==> job 2442 <==
==> flow/design.v <==
module chipmunk
	#(parameter addrSize = 12)
	(input clk,
	 input reset,
	 input [addrSize-1:0] startPC,
	 input [7:0] dataBus,
	 output [7:0] dataBusWrite,
	 output reg [addrSize-1:0] addrBus,
	 output weMem,
	 output done);
	reg [7:0] aReg;               
	reg [7:0] xReg;               
	reg [7:0] yReg;               
	reg [5:0] spReg;              
	reg [addrSize-1:0] pcReg;     
	reg [addrSize-1:0] pcRegAlt;  
	reg [addrSize-1:0] eaReg;     
	reg [7:0] dataReg;            
	wire [7:0] dataRegPlus = dataReg+1;  
	reg cFlagReg, zFlagReg, nFlagReg;
	reg [5:0] opcode;             
	reg [1:0] parameter_size;     
	reg [3:0] state;              
	reg finished;                 
	reg [7:0] dataBusOutput;        
	reg [3:0] nextState;            
	wire [7:0] addSubResult;        
	wire addSubCarryOut;
	wire [7:0] shifterResult;       
	wire shifterCarry;
	wire [7:0] bitOperationResult;  
	wire OpLoadA         = opcode[5:1] == 5'b00000;
	wire OpLoadX         = opcode[5:1] == 5'b00001;
	wire OpLoadY         = opcode[5:1] == 5'b00010;
	wire OpIncDecMem     = opcode[5:2] == 4'b0111 && opcode[0];
	wire OpRolRorMem     = (opcode == 6'b011001 || opcode == 6'b011011);
	wire OpIncDec        = opcode[5:1] == 5'b10101;
	wire OpInxDex        = opcode[5:1] == 5'b10110;
	wire OpInyDey        = opcode[5:1] == 5'b10111;
	wire OpSta           = opcode == 6'b100001;
	wire OpStx           = opcode == 6'b100011;
	wire OpSty           = opcode == 6'b100101;
	wire OpLdaY          = opcode == 6'b101000;
	wire OpStaY          = opcode == 6'b101001;
	wire OpIndexY        = opcode[5:1] == 5'b10100;  
	wire OpSetCarryFlag  = opcode[5:1] == 5'b00011;
	wire OpUseAdder      = opcode[5:3] == 3'b001;
	wire OpUseBitOp      = opcode[5:2] == 4'b0100;
	wire OpUseShifter    = opcode[5:2] == 4'b0110;
	wire OpAdderUseCarry = opcode[5:2] == 4'b0011;
	wire OpCpx           = opcode[5:1] == 5'b01011;
	wire OpCpy           = opcode == 6'b011100;
	wire OpDoCompare     = opcode[5:2] == 4'b0101 || OpCpy;
	wire OpSubtractInstead = OpDoCompare ||                           
	                         (opcode[5:3] == 3'b001 && opcode[1]) ||  
	                         (opcode[5:3] == 3'b101 && opcode[0]);    
	wire aluUseX         = OpCpx || OpInxDex;
	wire aluUseY         = OpCpy || OpInyDey;
	reg OpReadMemory;  
	wire OpReadMemory2   = dataBus[2] && !dataBus[7] && dataBus[7:2] != 6'b000111;  
	wire OpBranch        = opcode[5:3] == 3'b111;  
	wire flagsMatch      = (!opcode[2] && (!opcode[1] || (opcode[0] == nFlagReg)))     
                        || (opcode[2]  && ((!opcode[1] && (opcode[0] == zFlagReg))     
                                         || (opcode[1] && (opcode[0] == cFlagReg))));  
	wire BranchTaken     = OpBranch && flagsMatch;
	always @(posedge clk) begin
		if (!reset)
			finished <= 0;
		else if(state == 4'b0000 && dataBus == 8'h83)  
			finished <= 1;
	end
	always @(posedge clk) begin
		if (!reset)
			state <= 4'b0000;
		else 
			state <= nextState; 
	end
	always @(posedge clk) begin
		if (state == 4'b0000) begin
			opcode <= dataBus[7:2];
			parameter_size <= dataBus[1:0];
			eaReg <= 0;    
			OpReadMemory <= OpReadMemory2;
			dataReg <= (dataBus[7:3] == 5'b10101 || dataBus[7:3] == 5'b10110 || dataBus[7:3] == 5'b10111);
		end else if(state == 4'b0001) begin  
			dataReg <= dataBus;
			eaReg[7:0] <= dataBus;
		end else if(state == 4'b0010 || state == 4'b1111)  
			eaReg[addrSize-1:8] <= dataBus;
		else if(state == 4'b0101)  
			dataReg <= dataBus + (OpIncDecMem ? (opcode[1] ? 8'hff : 8'h01): 0);
		else if (state == 4'b0011 || state == 4'b0100)  
			eaReg <= eaReg + ((state == 4'b0100) ? yReg : xReg);
		else if (state == 4'b0111)  
			eaReg <= {{8{dataReg[7]}}, dataReg[7:0]} + pcReg;
		else if (state == 4'b1110)  
			eaReg[7:0] <= dataBus;
	end
	always @(posedge clk) begin
		if (!reset)
			spReg <= 6'b111111;
		else if (state == 4'b1100 ||
		        (state == 4'b0000 &&
					((dataBus[7:5] == 3'b110 && dataBus[2])  
					|| (dataBus[7:2] == 6'b100111))  
				))
			spReg <= spReg + 1'b1;  
		else if (state == 4'b1000 || state == 4'b1010 || state == 4'b1011)
			spReg <= spReg - 1'b1;  
	end
	wire [7:0] aluLeft = aluUseX ? xReg : (aluUseY ? yReg : aReg);
	assign { addSubCarryOut, addSubResult } = 
		OpAdderUseCarry ? (OpSubtractInstead ?  
			aluLeft + {1'b0, ~dataReg[7:0]} + cFlagReg
			: aluLeft + dataReg + cFlagReg)
		: (OpSubtractInstead ?  
			aluLeft + {1'b0, ~dataReg[7:0]} + 1'b1  
			: aluLeft + dataReg);
	assign bitOperationResult = opcode[1] ? (aReg ^ dataReg) : ~(aReg | dataReg);
	wire [7:0] shifterLeft = opcode[0] ? dataReg : aReg;
	assign shifterResult = opcode[1] ?  
			(shifterLeft >> 1) | ((opcode[0] && cFlagReg) ? 8'b10000000 : 8'b00000000)  
			:(shifterLeft << 1) | ((opcode[0] && cFlagReg) ? 8'b00000001 : 8'b00000000);
	assign shifterCarry = opcode[1] ? shifterLeft[0] : shifterLeft[7];
	always @(posedge clk) begin
		if (state == 4'b0110) begin
			if (OpLoadA || OpLdaY)  
				aReg <= dataReg;
			else if (OpUseAdder || OpIncDec)  
				aReg <= addSubResult;
			else if (OpUseBitOp)  
				aReg <= bitOperationResult;
			else if (OpUseShifter && !opcode[0])  
				aReg <= shifterResult;
			else if (opcode == 6'b100100 || opcode == 6'b100110)  
				aReg <= xReg;
		end else if(state == 4'b1001 && opcode[2:1] == 2'b01)  
			aReg <= dataBus;
	end
	always @(posedge clk) begin
		if (state == 4'b0110) begin
			if (OpLoadX)  
				xReg <= dataReg;
			else if(OpInxDex)  
				xReg <= addSubResult;
			else if (opcode == 6'b100010 || opcode == 6'b100110)  
				xReg <= aReg;
		end else if(state == 4'b1001 && opcode[2:1] == 2'b10)  
			xReg <= dataBus;
	end
	always @(posedge clk) begin
		if (state == 4'b0110) begin
			if (OpLoadY)  
				yReg <= dataReg;
			else if(OpInyDey)  
				yReg <= addSubResult;
		end else if(state == 4'b1001 && opcode[2:1] == 2'b11)  
			yReg <= dataBus;
	end
	always @(posedge clk) begin
		if (state == 4'b0110) begin
			if (OpSetCarryFlag)  
				cFlagReg <= opcode[0];
			else if (OpUseAdder || OpDoCompare || OpIncDec || OpInxDex || OpInyDey) begin  
				nFlagReg <= addSubResult[7];
				zFlagReg <= (addSubResult == 8'b00000000) ? 1 : 0;
				if (OpUseAdder || OpDoCompare)  
					cFlagReg <= addSubCarryOut;
			end else if(OpUseBitOp) begin
				nFlagReg <= bitOperationResult[7];
				zFlagReg <= (bitOperationResult == 8'b00000000) ? 1 : 0;
			end else if(OpUseShifter) begin
				nFlagReg <= shifterResult[7];
				zFlagReg <= (shifterResult == 8'b00000000) ? 1 : 0;
				cFlagReg <= shifterCarry;
			end else if(OpLoadA || OpLoadX || OpLoadY || OpIncDecMem) begin
				nFlagReg <= dataReg[7];
				zFlagReg <= (dataReg == 8'b00000000) ? 1 : 0;
			end
		end else if(state == 4'b1001 && opcode[2:1] == 2'b00)
			{nFlagReg, zFlagReg, cFlagReg} <= dataBus[2:0];
	end
	always @(posedge clk) begin
		if (!reset)
			pcReg <= startPC; 
		else if(state == 4'b0000 || state == 4'b0001 || state == 4'b0010)
			pcReg <= pcReg + 1'b1;
		else if(state == 4'b0110 && BranchTaken) begin
			pcRegAlt <= pcReg;                  
			pcReg <= eaReg;
		end else if(state == 4'b1100) begin
			pcRegAlt[7:0] <= dataBus;           
		end else if(state == 4'b1101) begin
			pcReg <= {pcRegAlt[7:0], dataBus};  
		end
	end
	always @* begin
		case (state)
			4'b0101, 4'b0110:  
				addrBus <= eaReg;
			4'b1000, 4'b1001, 4'b1010, 4'b1011, 4'b1100, 4'b1101: 
				addrBus <= { {(addrSize-9){1'b0}}, 1'b1, 1'b1, 1'b1, spReg };  
			4'b0000, 4'b0001, 4'b0010:  
				addrBus <= pcReg;
			4'b1110:
				addrBus <= {{(addrSize-8){1'b0}}, dataReg};
			4'b1111:
				addrBus <= {{(addrSize-8){1'b0}}, dataRegPlus};
			default:
				addrBus <= {addrSize{1'b0}};
		endcase
	end
	always @* begin
		if (state == 4'b0110 && (OpSta || OpStaY))
			dataBusOutput <= aReg;
		else if (state == 4'b0110 && OpStx)
			dataBusOutput <= xReg;
		else if (state == 4'b0110 && OpSty)
			dataBusOutput <= yReg;
		else if (state == 4'b0110 && OpRolRorMem)  
			dataBusOutput <= shifterResult;
		else if (state == 4'b0110 && OpIncDecMem)  
			dataBusOutput <= dataReg;
		else if (state == 4'b1000)  
			dataBusOutput <= (opcode[2:1] == 2'b00) ? {1'b0, 1'b0, 1'b0, 1'b0, 1'b0, nFlagReg, zFlagReg, cFlagReg} :
			                 (opcode[2:1] == 2'b01) ? aReg :
			                 (opcode[2:1] == 2'b10) ? xReg :
			                 yReg;
		else if (state == 4'b1010)
			dataBusOutput <= pcRegAlt[7:0];
		else if (state == 4'b1011)
			dataBusOutput <= { {(16-addrSize){1'b0}}, pcRegAlt[addrSize-1:8] };
		else
			dataBusOutput <= 8'b00000000;
	end
	wire writeCycle =  ((state == 4'b0110 && (OpSta || OpStx || OpSty || OpStaY || OpIncDecMem || OpRolRorMem)) || state == 4'b1000 || state == 4'b1010 || state == 4'b1011);
	assign weMem = !writeCycle;  
	assign dataBusWrite = dataBusOutput;  
	assign done = finished;
	always @* begin		
		case (state)
			4'b0000:
				nextState = (dataBus[7:2] == 6'b100111) ? 4'b1100 :
					((dataBus[7:5] == 3'b110 && !dataBus[2]) ? 4'b1000 : 
					((dataBus[7:5] == 3'b110 && dataBus[2]) ? 4'b1001 :
					(dataBus[0] || dataBus[1]) ? 4'b0001 :
					(OpReadMemory2 ? 4'b0101 : 4'b0110)));
			4'b0001:
				nextState = parameter_size[1] ? 4'b0010 :   
				           (OpReadMemory ? 4'b0101 :     
				           (OpBranch ? 4'b0111 :          
				           (OpIndexY ? 4'b1110 :                 
				           4'b0110)));                         
			4'b0010:
				nextState = parameter_size[0] ? 4'b0011 :         
				(OpReadMemory ? 4'b0101 :                
				(OpIndexY ? 4'b0100 :                             
				4'b0110));
			4'b0011:
				nextState = OpReadMemory ? 4'b0101 : 4'b0110;
			4'b0101, 4'b0111:               
				nextState = 4'b0110;
			4'b0110:
				nextState = (BranchTaken && opcode[2:0] == 3'b001) ? 4'b1010 : 4'b0000;  
			4'b1011, 4'b1101, 4'b1001, 4'b1000:
				nextState = 4'b0000;
			4'b0100:
				nextState = OpLdaY ? 4'b0101 : 4'b0110;
			4'b1100:
				nextState = 4'b1101;
			4'b1010:
				nextState = 4'b1011;
			4'b1110:  
				nextState = 4'b1111;
			4'b1111:  
				nextState = 4'b0100;
		endcase
	end
endmodule
==> flow/run.sh <==
#!/bin/bash
# the make line also repeats each setting of config.mk as NAME=value (left out here)
make -C /OpenROAD-flow-scripts/flow DESIGN_CONFIG=/design/flow/config.mk WORK_HOME=/design/flow/orfs CLKGATE_MAP_FILE= finish
==> flow/config.mk <==
export PLATFORM = sky130hd
export DESIGN_NAME = chipmunk
export DESIGN_NICKNAME = chipmunk
export VERILOG_FILES = /design/flow/design.v
export SDC_FILE = /design/flow/constraint.sdc
export NUM_CORES = 4
export LEC_CHECK = 0
export ABC_AREA = 1
export CAP_MARGIN = 20
export CORE_MARGIN = 2
export CORE_UTILIZATION = 22
export CTS_CLUSTER_DIAMETER = 174
export CTS_CLUSTER_SIZE = 98
export HOLD_SLACK_MARGIN = 0.1
export MAX_ROUTING_LAYER = met5
export PLACE_DENSITY = 0.41
export SETUP_SLACK_MARGIN = 0.07
export SLEW_MARGIN = 40
==> flow/constraint.sdc <==
create_clock -name core_clock -period 5.51 [get_ports {clk}]
set_input_delay 1.1020 -clock core_clock [delete_from_list [all_inputs] [get_ports {clk}]]
set_output_delay 1.1020 -clock core_clock [all_outputs]
set_load 0.01 [all_outputs]
==> inputs of job 7208, as changes to job 2442 <==
ABC_AREA = default   (was 1)
CORE_UTILIZATION = 68   (was 22)
CTS_CLUSTER_DIAMETER = 356   (was 174)
CTS_CLUSTER_SIZE = 32   (was 98)
HOLD_SLACK_MARGIN = default   (was 0.1)
MAX_ROUTING_LAYER = default   (was met5)
PLACE_DENSITY = default   (was 0.41)
SETUP_SLACK_MARGIN = default   (was 0.07)
SLEW_MARGIN = 20   (was 40)
==> flow/constraint.sdc (replaced) <==
create_clock -name core_clock -period 3.72 [get_ports {clk}]
set_input_delay 0.7440 -clock core_clock [delete_from_list [all_inputs] [get_ports {clk}]]
set_output_delay 0.7440 -clock core_clock [all_outputs]
set_load 0.01 [all_outputs]
==> inputs of job 2719, as changes to job 2442 <==
ABC_AREA = default   (was 1)
CORE_UTILIZATION = 65   (was 22)
CTS_CLUSTER_DIAMETER = default   (was 174)
CTS_CLUSTER_SIZE = default   (was 98)
HOLD_SLACK_MARGIN = default   (was 0.1)
MAX_ROUTING_LAYER = default   (was met5)
PLACE_DENSITY = default   (was 0.41)
SETUP_SLACK_MARGIN = default   (was 0.07)
SLEW_MARGIN = 20   (was 40)
==> flow/constraint.sdc (replaced) <==
create_clock -name core_clock -period 3.87 [get_ports {clk}]
set_input_delay 0.7740 -clock core_clock [delete_from_list [all_inputs] [get_ports {clk}]]
set_output_delay 0.7740 -clock core_clock [all_outputs]
set_load 0.01 [all_outputs]
==> inputs of job 8783, as changes to job 2442 <==
CORE_UTILIZATION = 68   (was 22)
CTS_CLUSTER_DIAMETER = 377   (was 174)
CTS_CLUSTER_SIZE = 99   (was 98)
HOLD_SLACK_MARGIN = default   (was 0.1)
MAX_ROUTING_LAYER = default   (was met5)
PLACE_DENSITY = 0.36   (was 0.41)
SETUP_SLACK_MARGIN = default   (was 0.07)
SLEW_MARGIN = 20   (was 40)
==> flow/constraint.sdc (replaced) <==
create_clock -name core_clock -period 2.79 [get_ports {clk}]
set_input_delay 0.5580 -clock core_clock [delete_from_list [all_inputs] [get_ports {clk}]]
set_output_delay 0.5580 -clock core_clock [all_outputs]
set_load 0.01 [all_outputs]
==> qor summary <==
|  | job 2719 | job 7208 | job 8783 | job 2442 |
|---|---|---|---|---|
| Result of the run | failed layout checks | failed layout checks | stopped before the end | finished clean |
| Failing step | - | - | global routing (5_1_grt) | - |
| Violated checks | setup timing | setup timing | - | - |
| Non-clock buffer total of the final layout | 224 | 247 | - | 68 |
| Top layer reached by signal wires | met4 | met4 | - | met4 |
| Int Power | 2.789 mW | 2.927 mW | - | 1.588 mW |
| Row count | 46 | 45 | 44 | 78 |
| Count of warning messages emitted by the tools | 40 | 40 | - | 35 |
| Inverters | 58 | 58 | - | 206 |
| Worst Hold Launch | finished | finished | - | finished |
| Final weighted congestion in routability-driven placement | 1.064 | 1.098 | 1.244 | 0.9438 |
| Hold Path Depth | 1 | 1 | - | 2 |
| Design Power | 4.707 mW | 5.030 mW | - | 2.867 mW |
| Final core area utilization | 82.71% | 88.67% | - | 25.44% |
| Count of nets after finishing | 1514 | 1537 | - | 1648 |
| Number of iterations in the first detailed-routing pass | 10 | 16 | - | 12 |
| Clock group total power | 0.942 mW | 0.986 mW | - | 0.687 mW |
| Worst setup slack for register-to-register paths | -580 ps | -950 ps | - | 780 ps |
| Summed instance area of the synthesized netlist | 10350 µm² | 10350 µm² | 9997 µm² | 9997 µm² |
| DRC marker count from the first detailed-route iteration | 1734 | 2563 | - | 1074 |
| Placed Instance Area | 11960 µm² | 12100 µm² | 12430 µm² | 11160 µm² |
Power figures rest on the tool's default switching activity, not on a simulated workload.
